before:
==> flow/design.v (excerpt) <==
module ALU (
    input Clk,
    input Reset,
    input [7:0] operand_A, operand_B,
    input [3:0] Sel,
    output [7:0] Out,
    output [3:0] Flag);
For scale: roughly 12 flip-flops, about 34 I/O pins, ~7200 um^2 of cells after synthesis.
==> flow/config.mk <==
export PLATFORM = sky130hd
export DESIGN_NAME = ALU
export DESIGN_NICKNAME = ALU
export VERILOG_FILES = /design/flow/design.v
export SDC_FILE = /design/flow/constraint.sdc
export NUM_CORES = 4
export LEC_CHECK = 0
export ABC_AREA = 1
export CAP_MARGIN = 20
export CORE_ASPECT_RATIO = 0.5
export CORE_MARGIN = 2
export CORE_UTILIZATION = 72
export CTS_CLUSTER_DIAMETER = 400
export CTS_CLUSTER_SIZE = 98
export SLEW_MARGIN = 20
export TNS_END_PERCENT = 10
==> flow/constraint.sdc <==
create_clock -name core_clock -period 6.35 [get_ports {Clk}]
set_input_delay 1.2700 -clock core_clock [delete_from_list [all_inputs] [get_ports {Clk}]]
set_output_delay 1.2700 -clock core_clock [all_outputs]
set_load 0.01 [all_outputs]
run.sh (not shown) runs the stock make flow with config.mk's settings and CLKGATE_MAP_FILE=.
The log for before ends in global routing with error GRT-0116, so the run never completed.
Setup changes, before to after
Settings: a change of CORE_UTILIZATION from 72 to 39; a deleted CORE_ASPECT_RATIO that had been 0.5; a deleted TNS_END_PERCENT that had been 10; a deleted CTS_CLUSTER_DIAMETER that had been 400; a deleted ABC_AREA that had been 1; a deleted CTS_CLUSTER_SIZE that had been 98; a change of the clock period (ns, I/O delays scaled along) from 6.35 to 16.4.
### Flow results
after was carried through to the last stage, and its layout satisfied the timing, DRC and antenna checks. For the instance area at placement, after came in about 15% lower than before did. When the final numbers for after and before were put side by side, the simple logic cell fraction of the synthesized area turned out to be smaller in after. Buffer count from post-CTS setup fixing down 42 in after wrt before. Post-synth net total: after and before compared, higher one is before. From before to after the numbers moved as follows: area share of fa/ha/maj cells after synthesis went up 2.4 points, instance tally after logic synthesis went down 297, multiplexer fraction of the synthesized cell area went up 5.6 points, yosys synthesis chip area went down 8.0%.


The RTL this note starts from:
==> flow/design.v <==
module ALU (
    input Clk,
    input Reset,
    input [7:0] operand_A, operand_B,
    input [3:0] Sel,
    output [7:0] Out,
    output [3:0] Flag);
    reg [7:0] Result;
    reg [3:0] FlagCpy;
    reg [7:0] nResult;
    reg [3:0] nFlag;
    reg [8:0] extendResult;
    reg [15:0] extendResult1;
    assign Out = Result;
    assign Flag = FlagCpy;
    always @(*)
    begin
        nResult = Result;
        nFlag = FlagCpy;
        extendResult = 9'd0;
        extendResult1 = 16'd0;
        case(Sel)
            4'h0:
                begin
                    extendResult = operand_A + operand_B;
                    if(extendResult >> 8 == 1)
                        nFlag = nFlag | 4'b0010;
                    else
                        nResult = extendResult[7:0];
                end
            4'h1:
                begin
                    if(operand_A < operand_B)
                        nFlag = nFlag | 4'b1000;
                    else
                        nResult = operand_A - operand_B;
                end
            4'h2:
                begin
                    extendResult1 = operand_A * operand_B;
                    if(extendResult1 >> 8 != 0)
                        nFlag = nFlag | 4'b0100;
                    else
                        nResult = operand_A * operand_B;
                    if(nResult == 0)
                        nFlag = nFlag | 4'b0001;
                end
            4'h3:
                begin
                    if(operand_A < operand_B)
                        nFlag = nFlag | 4'b1000;
                    else if(operand_B == 0)
                        nResult = 8'hFF;
                    else
                        nResult = operand_A / operand_B;
                    if(nResult == 0)
                        nFlag = nFlag | 4'b0001;
                end
            4'h4:
                begin
                extendResult1 = operand_A << operand_B;
                if(operand_B > 8 || (operand_A==1&&operand_B==8))
                    nFlag = nFlag | 4'b0010;
                else
                    begin
                    extendResult1 = operand_A << operand_B;
                    if(extendResult1 << 8 != 0)
                        nFlag = nFlag | 4'b0010;
                    else
                        nResult = operand_A << operand_B;
                    end
                if(nResult == 0)
                    nFlag = nFlag | 4'b0001;
                end
            4'h5:
                begin
                nResult = operand_A >> operand_B;
                if(nResult == 0)
                    nFlag = nFlag | 4'b0001;
                if(operand_B > 8 || (operand_B == 8 && operand_A==1) || (operand_B==7&&(operand_A == 2 || operand_A==3)) || operand_B==6&&(operand_A<=7&&operand_A>=4) || operand_B==5&&(operand_A<=15&&operand_A>=8) || operand_B==4&&(operand_A<=31&&operand_A>=16))
                    nFlag = nFlag | 4'b1000;
                end
            4'h6:
                begin
                nResult = operand_A & operand_B;
                if(nResult == 0)
                    nFlag = nFlag | 1;
                end
            4'h7:
                begin
                nResult = operand_A | operand_B;
                if(nResult == 0)
                    nFlag = nFlag | 1;
                end
            4'h8:
                begin
                nResult = operand_A ^ operand_B;
                if(nResult == 0)
                    nFlag = nFlag | 1;
                end
            4'h9:
                begin
                nResult = ~(operand_A ^ operand_B);
                if(nResult == 0)
                    nFlag = nFlag | 1;
                end
            4'hA:
                begin
                nResult = ~(operand_A & operand_B);
                if(nResult == 0)
                    nFlag = nFlag | 1;
                end
            4'hB:
                begin
                nResult = ~(operand_A | operand_B);
                if(nResult == 0)
                    nFlag = nFlag | 1;
                end
            default:
                nResult = 8'h00;
        endcase
    end
    always @(posedge Clk, posedge Reset)
    begin
        if(Reset) begin
            Result <= 8'h00;
            FlagCpy <= 4'b0000;
        end else begin
            Result <= nResult;
            FlagCpy <= nFlag;
        end
    end
endmodule
==> flow/config.mk <==
export PLATFORM = sky130hd
export DESIGN_NAME = ALU
export DESIGN_NICKNAME = ALU
export VERILOG_FILES = /design/flow/design.v
export SDC_FILE = /design/flow/constraint.sdc
export NUM_CORES = 4
export LEC_CHECK = 0
export CAP_MARGIN = 20
export CORE_MARGIN = 10
export CORE_UTILIZATION = 40
export SETUP_SLACK_MARGIN = -1.22
export SLEW_MARGIN = 20
export TNS_END_PERCENT = 25
==> flow/constraint.sdc <==
create_clock -name core_clock -period 13.5 [get_ports {Clk}]
set_input_delay 2.7000 -clock core_clock [delete_from_list [all_inputs] [get_ports {Clk}]]
set_output_delay 2.7000 -clock core_clock [all_outputs]
set_load 0.01 [all_outputs]
The starting point reached the layout checks and failed them: negative setup slack.
Edit:
- CAP_MARGIN: 20 -> 10
- CELL_PAD_IN_SITES_GLOBAL_PLACEMENT: unset -> 0
- CORE_MARGIN: 10 -> 9
- CORE_UTILIZATION: 40 -> 42
- CTS_CLUSTER_DIAMETER: unset -> 262
- MIN_ROUTING_LAYER: unset -> met2
- PLACE_DENSITY: unset -> 0.56
- SETUP_SLACK_MARGIN: -1.22 -> -0.73
- SLEW_MARGIN: 20 -> 40
- TNS_END_PERCENT: 25 -> unset
Effect: The new run produced a layout that fails on negative setup slack. Via count is higher by 44%. Sequential power is higher by about 2%. Wire length is higher by 19%. Fmax is lower by 0.48%. Clock power is higher by 17%. Global-route usage is higher by 19 points. Area after synthesis is unchanged. Hold slack gets better by 0.011 ns. Core utilization is higher by 3.6 points.
Edit:
- CAP_MARGIN: 10 -> 20
- CELL_PAD_IN_SITES_GLOBAL_PLACEMENT: 0 -> unset
- CORE_MARGIN: 9 -> 2
- CORE_UTILIZATION: 42 -> 66
- CTS_CLUSTER_DIAMETER: 262 -> 40
- MIN_ROUTING_LAYER: met2 -> unset
- PLACE_DENSITY: 0.56 -> unset
- SETUP_SLACK_MARGIN: -0.73 -> unset
- SLEW_MARGIN: 40 -> 20
- clock period: 13.5 -> 8.56 ns (I/O delays scaled with it)
This time the run did not get past 5_1_grt.
Area after synthesis stays the same.
Die size decreases by about 50%.
Synthesized cell count does not change.


try-ember:
RTL: the design.v shown in full above, as it stands there.
make LEC_CHECK=0 CAP_MARGIN=20 CELL_PAD_IN_SITES_GLOBAL_PLACEMENT=2 CORE_MARGIN=2 CORE_UTILIZATION=40 MIN_ROUTING_LAYER=met2 SLEW_MARGIN=20 finish   # period 15.4 ns
For try-tundra, these inputs were changed with respect to try-ember:
Settings: a deleted MIN_ROUTING_LAYER that had been met2; an added PLACE_DENSITY_LB_ADDON of 0.06; a deleted CELL_PAD_IN_SITES_GLOBAL_PLACEMENT that had been 2; an added ABC_AREA of 0; a change of CORE_UTILIZATION from 40 to 68; a change of the clock period (ns, I/O delays scaled along) from 15.4 to 11.4.
## What came out
try-ember completed every stage of the flow, and the final layout passed the timing, DRC and antenna checks. try-tundra did not run to completion, as it errored out during global routing. Taking try-ember as the reference, in try-tundra instance area after placement rose 7.9%, post-cts sizing count rose 53, async set or reset register ratio after synthesis about even, count of cell types in the netlist about even, area of the die fell 7000 um^2. As far as number of top-level pins goes, try-ember and try-tundra are indistinguishable; the numbers are identical. Taking try-tundra over try-ember, the horizontal die dimension ratio works out to 0.77. The die boundary height reported for try-tundra is smaller than that of try-ember by about 23%. try-tundra ends up with lower placeable core region than try-ember does. In try-tundra, the post-CTS setup-driven buffer insertion count came out 39 above the value in try-ember. try-tundra has floorplan row count below what try-ember had.
Setup changes, try-tundra to try-indigo
Settings: swapping 0 for 1 in ABC_AREA; swapping 68 for 58 in CORE_UTILIZATION; swapping 11.4 for 9.28 in the clock period (ns, I/O delays scaled along).
Notes after the runs:
- Sort try-tundra and try-indigo by global placer's final weighted congestion desc -> top: try-tundra
- Mean instance size in the synthesized netlist (try-indigo over try-tundra): decrease, 19%
- On multiplexer area fraction after synthesis, the lower figure sits with try-indigo, not try-tundra.
- try-tundra vs try-indigo, dominant combinational cell family by area after synthesis: adder cells vs simple AND/OR/NAND/NOR gates
- No final results exist for try-tundra, since it was stopped by error GRT-0232 during global routing.
- try-indigo finished all stages; layout check result: FAIL, due to setup timing.
- try-tundra → try-indigo: count of boundary I/O pins flat; synthesized cell count now sits higher.
- Looking at initial standard-cell utilization of the core, try-indigo sits 11 points lower than try-tundra does.
- Delta (try-indigo minus try-tundra): chip area higher, summed standard-cell area reported by yosys higher.
## Diff of input files: try-fjord against try-indigo
Settings: CTS_CLUSTER_SIZE newly set to 99; CORE_UTILIZATION changed from 58 to 72; PLACE_DENSITY_LB_ADDON removed (was 0.06); the clock period (ns, I/O delays scaled along) changed from 9.28 to 11.9.
### Flow results
- No crash in try-fjord: every stage finished, but the layout fails its final checks due to setup timing.
- Delta (try-fjord minus try-indigo): met1 capacity usage during global routing +4.5 points; filler-free cell count of the finished design -7.6%; via count -about 5%.


job 8016:
RTL: the design.v shown in full above, as it stands there.
clock: 10.8 ns
lec_check: 0
abc_area: 1
cap_margin: 35
core_margin: 2
core_utilization: 65
setup_slack_margin: -0.65
slew_margin: 20
Complete run, failing final checks: job 8016, reason negative setup slack.
--- input diff job 8016..job 5054 ---
# job 8016
export LEC_CHECK = 0
export ABC_AREA = 1
export CAP_MARGIN = 35
export CORE_MARGIN = 2
export CORE_UTILIZATION = 65
export SETUP_SLACK_MARGIN = -0.65
export SLEW_MARGIN = 20
create_clock -name core_clock -period 10.8 [get_ports {Clk}]
# job 5054
export LEC_CHECK = 0
export CAP_MARGIN = 20
export CORE_MARGIN = 10
export CORE_UTILIZATION = 31
export SLEW_MARGIN = 20
export TNS_END_PERCENT = 15
create_clock -name core_clock -period 13.5 [get_ports {Clk}]
The final layout from job 5054, which completed every stage, passed the timing, DRC and antenna checks at the end of the flow.
Higher tightest hold margin was reported by job 8016, not job 5054.
Last weighted congestion value of the routability-driven placer (job 5054 over job 8016): decrease, 7.9%
Any difference in count of input and output buffers between job 5054 and job 8016 is small enough to ignore.
Switching part of the total power (higher): job 8016
Taking job 8016 as the reference point, the fraction of area in multi-input gates of job 5054 rises by 4.1 points.
When job 5054 is set beside job 8016, its net total in the final layout turns out to be 332 smaller.
Delta (job 5054 minus job 8016): delay of the slowest cell on the worst path now larger, area fraction in full adders, half adders and majority gates rose by 2.4 points.
[inputs] job 7731 vs job 5054
# job 5054
export LEC_CHECK = 0
export CAP_MARGIN = 20
export CORE_MARGIN = 10
export CORE_UTILIZATION = 31
export SLEW_MARGIN = 20
export TNS_END_PERCENT = 15
create_clock -name core_clock -period 13.5 [get_ports {Clk}]
# job 7731
export LEC_CHECK = 0
export CAP_MARGIN = 20
export CORE_MARGIN = 2
export CORE_UTILIZATION = 40
export SLEW_MARGIN = 20
create_clock -name core_clock -period 13.5 [get_ports {Clk}]
Results
Going from job 5054 to job 7731, layout-stage area growth over the synthesis result lower; buffer share of cell area lower; area taken by multi-input logic gates lower; total number of vias lower.
Summary of job 7731 over job 5054: total of fill cells in the finished design down 25%; setup slack went up by 0.012 ns; total power shrank by 3.3%; width of the die shows a reduction of about 20%; total routed wirelength decreased by about 1.6% relative to the old numbers.
Between job 5054 and job 7731, the met3 track utilization from global routing is higher for job 7731.
[inputs] job 6614 vs job 7731
# job 7731
export LEC_CHECK = 0
export CAP_MARGIN = 20
export CORE_MARGIN = 2
export CORE_UTILIZATION = 40
export SLEW_MARGIN = 20
create_clock -name core_clock -period 13.5 [get_ports {Clk}]
# job 6614
export LEC_CHECK = 0
export CAP_MARGIN = 20
export CELL_PAD_IN_SITES_GLOBAL_PLACEMENT = 0
export CORE_MARGIN = 2
export CORE_UTILIZATION = 42
export MIN_ROUTING_LAYER = met2
export SLEW_MARGIN = 40
create_clock -name core_clock -period 13.5 [get_ports {Clk}]
Notes after the runs:
When the final numbers for job 6614 and job 7731 were put side by side, the part of the power in the clock network turned out to be greater in job 6614. [compare] base=job 7731 new=job 6614: via count of the routed design picked up an extra about 40%; maximum number of pins on one net before global-route repair shows a reduction of 1; final critical-path setup slack shows a reduction of 0.037 ns.
## Diff of input files: job 4281 against job 6614
# job 6614
export LEC_CHECK = 0
export CAP_MARGIN = 20
export CELL_PAD_IN_SITES_GLOBAL_PLACEMENT = 0
export CORE_MARGIN = 2
export CORE_UTILIZATION = 42
export MIN_ROUTING_LAYER = met2
export SLEW_MARGIN = 40
create_clock -name core_clock -period 13.5 [get_ports {Clk}]
# job 4281
export LEC_CHECK = 0
export CAP_MARGIN = 0
export CORE_ASPECT_RATIO = 0.5
export CORE_MARGIN = 7
export CORE_UTILIZATION = 61
export SLEW_MARGIN = 20
export TNS_END_PERCENT = 25
create_clock -name core_clock -period 13.5 [get_ports {Clk}]
--- outcome ---
Relative to job 6614, the cell-internal power measured on job 4281 has increased by a few percent. Compared to job 6614, job 4281 has number of vias per cell about 19% lower. Against job 6614, job 4281 comes in 0.03 ns higher on delay of the slowest cell on the worst path. Job 4281 ends up with higher portion of the clock cycle consumed by the worst path in the final layout than job 6614 does. Delta (job 4281 minus job 6614): register-to-register slack -0.03 ns; cell total after placement went down by about 5.4%.
[inputs] job 6147 vs job 4281
# job 4281
export LEC_CHECK = 0
export CAP_MARGIN = 0
export CORE_ASPECT_RATIO = 0.5
export CORE_MARGIN = 7
export CORE_UTILIZATION = 61
export SLEW_MARGIN = 20
export TNS_END_PERCENT = 25
create_clock -name core_clock -period 13.5 [get_ports {Clk}]
# job 6147
export LEC_CHECK = 0
export CAP_MARGIN = 20
export CORE_ASPECT_RATIO = 0.5
export CORE_MARGIN = 2
export CORE_UTILIZATION = 40
export SLEW_MARGIN = 20
export TNS_END_PERCENT = 40
create_clock -name core_clock -period 13.5 [get_ports {Clk}]
### Flow results
Job 6147 against job 4281; non-clock buffer count is up by a few percent.
In the metrics for job 6147 and job 4281, the one carrying the higher die size is job 6147.
Relative to job 4281, total power consumption of the routed design has gone down in job 6147.


job 6800:
// ALU: RTL as listed in full above, without the edits since
Settings: LEC_CHECK=0, ABC_AREA=1, CAP_MARGIN=0, CELL_PAD_IN_SITES_GLOBAL_PLACEMENT=2, CORE_MARGIN=2, CORE_UTILIZATION=30, CTS_CLUSTER_SIZE=47, GPL_ROUTABILITY_DRIVEN=1, GPL_TIMING_DRIVEN=0, MAX_ROUTING_LAYER=met4, PLACE_DENSITY_LB_ADDON=0.23, SETUP_SLACK_MARGIN=4.75, SLEW_MARGIN=25, TNS_END_PERCENT=20; clock period 17.0 ns.
Input changes introduced in job 2618 (baseline for comparison: job 6800):
# job 6800
export LEC_CHECK = 0
export ABC_AREA = 1
export CAP_MARGIN = 0
export CELL_PAD_IN_SITES_GLOBAL_PLACEMENT = 2
export CORE_MARGIN = 2
export CORE_UTILIZATION = 30
export CTS_CLUSTER_SIZE = 47
export GPL_ROUTABILITY_DRIVEN = 1
export GPL_TIMING_DRIVEN = 0
export MAX_ROUTING_LAYER = met4
export PLACE_DENSITY_LB_ADDON = 0.23
export SETUP_SLACK_MARGIN = 4.75
export SLEW_MARGIN = 25
export TNS_END_PERCENT = 20
create_clock -name core_clock -period 17.0 [get_ports {Clk}]
# job 2618
export LEC_CHECK = 0
export CAP_MARGIN = 10
export CORE_MARGIN = 2
export CORE_UTILIZATION = 30
export GPL_TIMING_DRIVEN = 0
export MAX_ROUTING_LAYER = met5
export PLACE_DENSITY = 0.65
export SETUP_SLACK_MARGIN = -0.9
export SLEW_MARGIN = 20
export TNS_END_PERCENT = 80
create_clock -name core_clock -period 17.0 [get_ports {Clk}]
[summary]
Job 6800 → job 2618: worst path buffer plus inverter count dropped 7, time the final worst path needs with I/O delays and setup climbed 4.89 ns, total cell area at the placement stage dropped 620 µm². Summary of job 2618 over job 6800: power in combinational cells dropped 16%, delay of the slowest cell on the worst path increased 0.50 ns, data arrival time of the critical path saw an increase. Final checks on job 2618, whose flow otherwise completed, came back failing, citing setup timing.
[inputs] job 4376 vs job 2618
# job 2618
export LEC_CHECK = 0
export CAP_MARGIN = 10
export CORE_MARGIN = 2
export CORE_UTILIZATION = 30
export GPL_TIMING_DRIVEN = 0
export MAX_ROUTING_LAYER = met5
export PLACE_DENSITY = 0.65
export SETUP_SLACK_MARGIN = -0.9
export SLEW_MARGIN = 20
export TNS_END_PERCENT = 80
create_clock -name core_clock -period 17.0 [get_ports {Clk}]
# job 4376
export LEC_CHECK = 0
export CAP_MARGIN = 10
export CORE_ASPECT_RATIO = 0.5
export CORE_MARGIN = 2
export CORE_UTILIZATION = 30
export GPL_ROUTABILITY_DRIVEN = 0
export GPL_TIMING_DRIVEN = 1
export MAX_ROUTING_LAYER = met5
export PLACE_DENSITY = 0.65
export SETUP_SLACK_MARGIN = -0.9
export SLEW_MARGIN = 20
export TNS_END_PERCENT = 100
create_clock -name core_clock -period 17.0 [get_ports {Clk}]
==> results <==
The flow did not stop early for job 4376: all stages ran, and the layout cleared the timing, DRC and antenna checks.
What the final checks of job 2618 revealed, after a flow that finished every stage, was a layout that fails on setup timing.
Per the comparison of job 4376 with job 2618, layout filler cell count has decreased; share of cell area taken by flip-flops and latches roughly the same; share of the clock period used by the worst path after layout now smaller.
Synthesis-to-finish area growth: job 2618 and job 4376 compared, higher one is job 2618
Changes observed in job 4376 relative to job 2618: summed standard-cell area reported by yosys flat; proportion of final cell area spent on non-clock buffers -1.3 points.
The total non-filler cell area in the finished layout number comes out lower for job 4376 vs job 2618.
Worst setup slack after placement: job 4376 vs job 2618 up 2.11 ns
As far as starting density of the core is concerned, job 4376 and job 2618 perform about the same.
Looking at cell with the biggest individual delay on the critical path, the sky130_fd_sc_hd__nor4_2 result is from job 4376; the sky130_fd_sc_hd__clkdlybuf4s50_1 one comes from job 2618.
Power figures rest on the tool's default switching activity, not on a simulated workload.
